==> flow/design.v <==
module S_AXI_LITE#(
		parameter integer S_AXI_LITE_SIZE = 5,
		parameter integer S_AXI_DATA_SIZE = 32 
		)(
		input S_AXI_ACLK,
		input S_AXI_ARESETN,
        input  [ 31 : 0] S_AXI_LITE_ARADDR,
        output S_AXI_LITE_ARREADY,
        input  S_AXI_LITE_ARVALID,
        output S_AXI_LITE_RVALID,
        input  S_AXI_LITE_RREADY,
        output [S_AXI_DATA_SIZE - 1: 0] S_AXI_LITE_RDATA,
        input  [ 31 : 0] S_AXI_LITE_AWADDR,
        output S_AXI_LITE_AWREADY,
        input  S_AXI_LITE_AWVALID,
        input  S_AXI_LITE_WVALID,
        output S_AXI_LITE_WREADY,
        input  [S_AXI_DATA_SIZE - 1: 0] S_AXI_LITE_WDATA,
        output S_AXI_LITE_BVALID,
        input S_AXI_LITE_BREADY
		);
		reg [S_AXI_DATA_SIZE - 1: 0] axi_reg0;
		reg [S_AXI_DATA_SIZE - 1: 0] axi_reg1;
		reg [S_AXI_DATA_SIZE - 1: 0] axi_reg2;
		reg [S_AXI_DATA_SIZE - 1: 0] axi_reg3;
		reg [S_AXI_DATA_SIZE - 1: 0] axi_reg4;
		reg [S_AXI_DATA_SIZE - 1: 0] axi_reg5;
        reg [ 31 : 0] axi_araddr ;
        reg [ 31 : 0] axi_awaddr ;
        reg [S_AXI_DATA_SIZE - 1: 0] axi_wdata;
        reg [S_AXI_DATA_SIZE - 1: 0] axi_rdata;
        reg awready;
        reg wready;
        reg awlatch;
        reg bvalid;
        reg axi_wen;
        reg axi_wack;
        reg arready;
        reg rvalid;
        reg axi_rvalid;
        assign S_AXI_LITE_AWREADY = awready;
        assign S_AXI_LITE_WREADY  = wready;
        assign S_AXI_LITE_BVALID = bvalid;
        assign S_AXI_LITE_ARREADY = arready;
        assign S_AXI_LITE_RVALID = axi_rvalid;
        assign S_AXI_LITE_RDATA = axi_rdata;
        always@(posedge S_AXI_ACLK)
          if(S_AXI_ARESETN == 'b0)
            bvalid <= 0;
          else if(S_AXI_LITE_BREADY && ~bvalid)
            bvalid <= 'b1;
          else
            bvalid <= 'b0;
        always@(posedge S_AXI_ACLK)
          if(S_AXI_ARESETN == 'b0)
            awready <= 'b0;
          else if(S_AXI_LITE_AWVALID && S_AXI_LITE_WVALID && ~awready)
            awready <= 'b1;
          else if(wready)
            awready <= 'b0;
          else
            awready <= awready;
        always@(posedge S_AXI_ACLK)
            if(S_AXI_ARESETN == 'b0)
                axi_awaddr <= 0;
            else if (awready)
                axi_awaddr <= S_AXI_LITE_AWADDR;
            else
                axi_awaddr <= axi_awaddr;
        always@(posedge S_AXI_ACLK)
          if(S_AXI_ARESETN == 'b0)
            wready <= 0;
          else if(S_AXI_LITE_WVALID && ~wready && awready)
            wready <= 'b1;
          else
            wready <= 'b0;
        always@(posedge S_AXI_ACLK)
          if(S_AXI_ARESETN == 'b0) begin
            axi_wdata <= 0;
            axi_wen <= 0;
          end else if(awready && wready) begin
            axi_wdata <= S_AXI_LITE_WDATA;
            axi_wen <= 'b1;
          end else if(axi_wen)
            axi_wen <= 'b0;
          else begin
            axi_wdata <= axi_wdata;
            axi_wen <= axi_wen;
          end
        always@(posedge S_AXI_ACLK)
          if(S_AXI_ARESETN == 'b0)begin
		    axi_reg0 <= 0;
		    axi_reg1 <= 0;
		    axi_reg2 <= 0;
		    axi_reg3 <= 0;
		    axi_reg4 <= 0;
		    axi_reg5 <= 0;
		  end else if (axi_awaddr[ S_AXI_LITE_SIZE - 1 :0] == 5'd0)begin
            if(axi_wen) begin
             axi_reg0<= axi_wdata;
             axi_wack <= 'b1;
            end else begin
             axi_reg0<= axi_reg0;
             axi_wack <= 'b0;
            end
		  end else if (axi_awaddr[ S_AXI_LITE_SIZE - 1 :0] == 5'd4)begin
            if(axi_wen) begin
             axi_reg1<= axi_wdata;
             axi_wack <= 'b1;
            end else begin
             axi_reg1<= axi_reg1;
             axi_wack <= 'b0;
            end
		  end else if (axi_awaddr[ S_AXI_LITE_SIZE - 1 :0] == 5'd8)begin
            if(axi_wen) begin
             axi_reg2<= axi_wdata;
             axi_wack <= 'b1;
            end else begin
             axi_reg2<= axi_reg2;
             axi_wack <= 'b0;
            end
		  end else if (axi_awaddr[ S_AXI_LITE_SIZE - 1 :0] == 5'd12)begin
            if(axi_wen) begin
             axi_reg3<= axi_wdata;
             axi_wack <= 'b1;
            end else begin
             axi_reg3<= axi_reg3;
             axi_wack <= 'b0;
            end
		  end else if (axi_awaddr[ S_AXI_LITE_SIZE - 1 :0] == 5'd16)begin
            if(axi_wen) begin
             axi_reg4<= axi_wdata;
             axi_wack <= 'b1;
            end else begin
             axi_reg4<= axi_reg4;
             axi_wack <= 'b0;
            end
		  end else if (axi_awaddr[ S_AXI_LITE_SIZE - 1 :0] == 5'd20)begin
            if(axi_wen) begin
             axi_reg5<= axi_wdata;
             axi_wack <= 'b1;
            end else begin
             axi_reg5<= axi_reg5;
             axi_wack <= 'b0;
            end
		  end
        always@(posedge  S_AXI_ACLK)
          if(S_AXI_ARESETN == 'b0)
            arready <= 'b0;
          else if(S_AXI_LITE_ARVALID && ~arready)
            arready <= 'b1;
          else
            arready <= 'b0;
        always@(posedge S_AXI_ACLK)
          if(S_AXI_ARESETN == 'b0)
            axi_araddr <= 0;
          else if(arready)
            axi_araddr <= S_AXI_LITE_ARADDR;
          else
            axi_araddr <= axi_araddr;
        always@(posedge  S_AXI_ACLK)
          if(S_AXI_ARESETN == 'b0)
            rvalid <= 'b0;
          else if(arready && S_AXI_LITE_RREADY && ~rvalid)
            rvalid <= 'b1;
          else
            rvalid <= 'b0;
        always@(posedge S_AXI_ACLK)
          if(S_AXI_ARESETN == 'b0)begin
            axi_rvalid <= 'b0;
            axi_rdata <= 'b0;
		  end else if(axi_araddr[ S_AXI_LITE_SIZE - 1 :0] == 5'd0)begin
            if(rvalid)begin
              axi_rdata <= axi_reg0;
              axi_rvalid <= 'b1;
            end else begin
              axi_rvalid <= 'b0;
              axi_rdata <= axi_rdata;
            end
		  end else if(axi_araddr[ S_AXI_LITE_SIZE - 1 :0] == 5'd4)begin
            if(rvalid)begin
              axi_rdata <= axi_reg1;
              axi_rvalid <= 'b1;
            end else begin
              axi_rvalid <= 'b0;
              axi_rdata <= axi_rdata;
            end
		  end else if(axi_araddr[ S_AXI_LITE_SIZE - 1 :0] == 5'd8)begin
            if(rvalid)begin
              axi_rdata <= axi_reg2;
              axi_rvalid <= 'b1;
            end else begin
              axi_rvalid <= 'b0;
              axi_rdata <= axi_rdata;
            end
		  end else if(axi_araddr[ S_AXI_LITE_SIZE - 1 :0] == 5'd12)begin
            if(rvalid)begin
              axi_rdata <= axi_reg3;
              axi_rvalid <= 'b1;
            end else begin
              axi_rvalid <= 'b0;
              axi_rdata <= axi_rdata;
            end
		  end else if(axi_araddr[ S_AXI_LITE_SIZE - 1 :0] == 5'd16)begin
            if(rvalid)begin
              axi_rdata <= axi_reg4;
              axi_rvalid <= 'b1;
            end else begin
              axi_rvalid <= 'b0;
              axi_rdata <= axi_rdata;
            end
		  end else if(axi_araddr[ S_AXI_LITE_SIZE - 1 :0] == 5'd20)begin
            if(rvalid)begin
              axi_rdata <= axi_reg5;
              axi_rvalid <= 'b1;
            end else begin
              axi_rvalid <= 'b0;
              axi_rdata <= axi_rdata;
            end
			end else begin
              axi_rvalid <= 'b0;
              axi_rdata <= axi_rdata;
            end
endmodule
==> flow/config.mk <==
export PLATFORM = sky130hd
export DESIGN_NAME = S_AXI_LITE
export DESIGN_NICKNAME = S_AXI_LITE
export VERILOG_FILES = /design/flow/design.v
export SDC_FILE = /design/flow/constraint.sdc
export NUM_CORES = 4
export LEC_CHECK = 0
export CAP_MARGIN = 5
export CELL_PAD_IN_SITES_GLOBAL_PLACEMENT = 0
export CORE_MARGIN = 2
export CORE_UTILIZATION = 70
export CTS_CLUSTER_DIAMETER = 257
export CTS_CLUSTER_SIZE = 14
export GPL_TIMING_DRIVEN = 1
export MAX_ROUTING_LAYER = met4
export MIN_ROUTING_LAYER = met1
export PLACE_DENSITY = 0.8
export SETUP_SLACK_MARGIN = 0.5
export SLEW_MARGIN = 20
export TNS_END_PERCENT = 100
==> flow/constraint.sdc <==
create_clock -name core_clock -period 1.93 [get_ports {S_AXI_ACLK}]
set_input_delay 0.3860 -clock core_clock [delete_from_list [all_inputs] [get_ports {S_AXI_ACLK}]]
set_output_delay 0.3860 -clock core_clock [all_outputs]
set_load 0.01 [all_outputs]
run.sh (not shown) runs the stock make flow with config.mk's settings and CLKGATE_MAP_FILE=.
The baseline died in global routing (5_1_grt), error ODB-0269.
Next try:
CAP_MARGIN = 20   (was 5)
CELL_PAD_IN_SITES_GLOBAL_PLACEMENT = default   (was 0)
CORE_UTILIZATION = 68   (was 70)
CTS_CLUSTER_DIAMETER = default   (was 257)
CTS_CLUSTER_SIZE = 37   (was 14)
GPL_TIMING_DRIVEN = default   (was 1)
MAX_ROUTING_LAYER = default   (was met4)
MIN_ROUTING_LAYER = default   (was met1)
PLACE_DENSITY = default   (was 0.8)
SETUP_SLACK_MARGIN = default   (was 0.5)
TNS_END_PERCENT = default   (was 100)
clock period = 1.6 ns   (was 1.93 ns; I/O delays follow)
After rerunning: The new run reached the layout checks and failed them: setup timing. Die size went up by a few percent. Area after synthesis does not change. Synthesized cell count stays the same.
Next try:
CORE_UTILIZATION = 71   (was 68)
CTS_CLUSTER_DIAMETER = 27   (was default)
CTS_CLUSTER_SIZE = 44   (was 37)
SETUP_SLACK_MARGIN = 0.51   (was default)
clock period = 1.74 ns   (was 1.6 ns; I/O delays follow)
The changed run failed in clock tree synthesis (4_1_cts); synthesized cell count is unchanged; die size shrinks by about 4%; synthesized area stays the same.
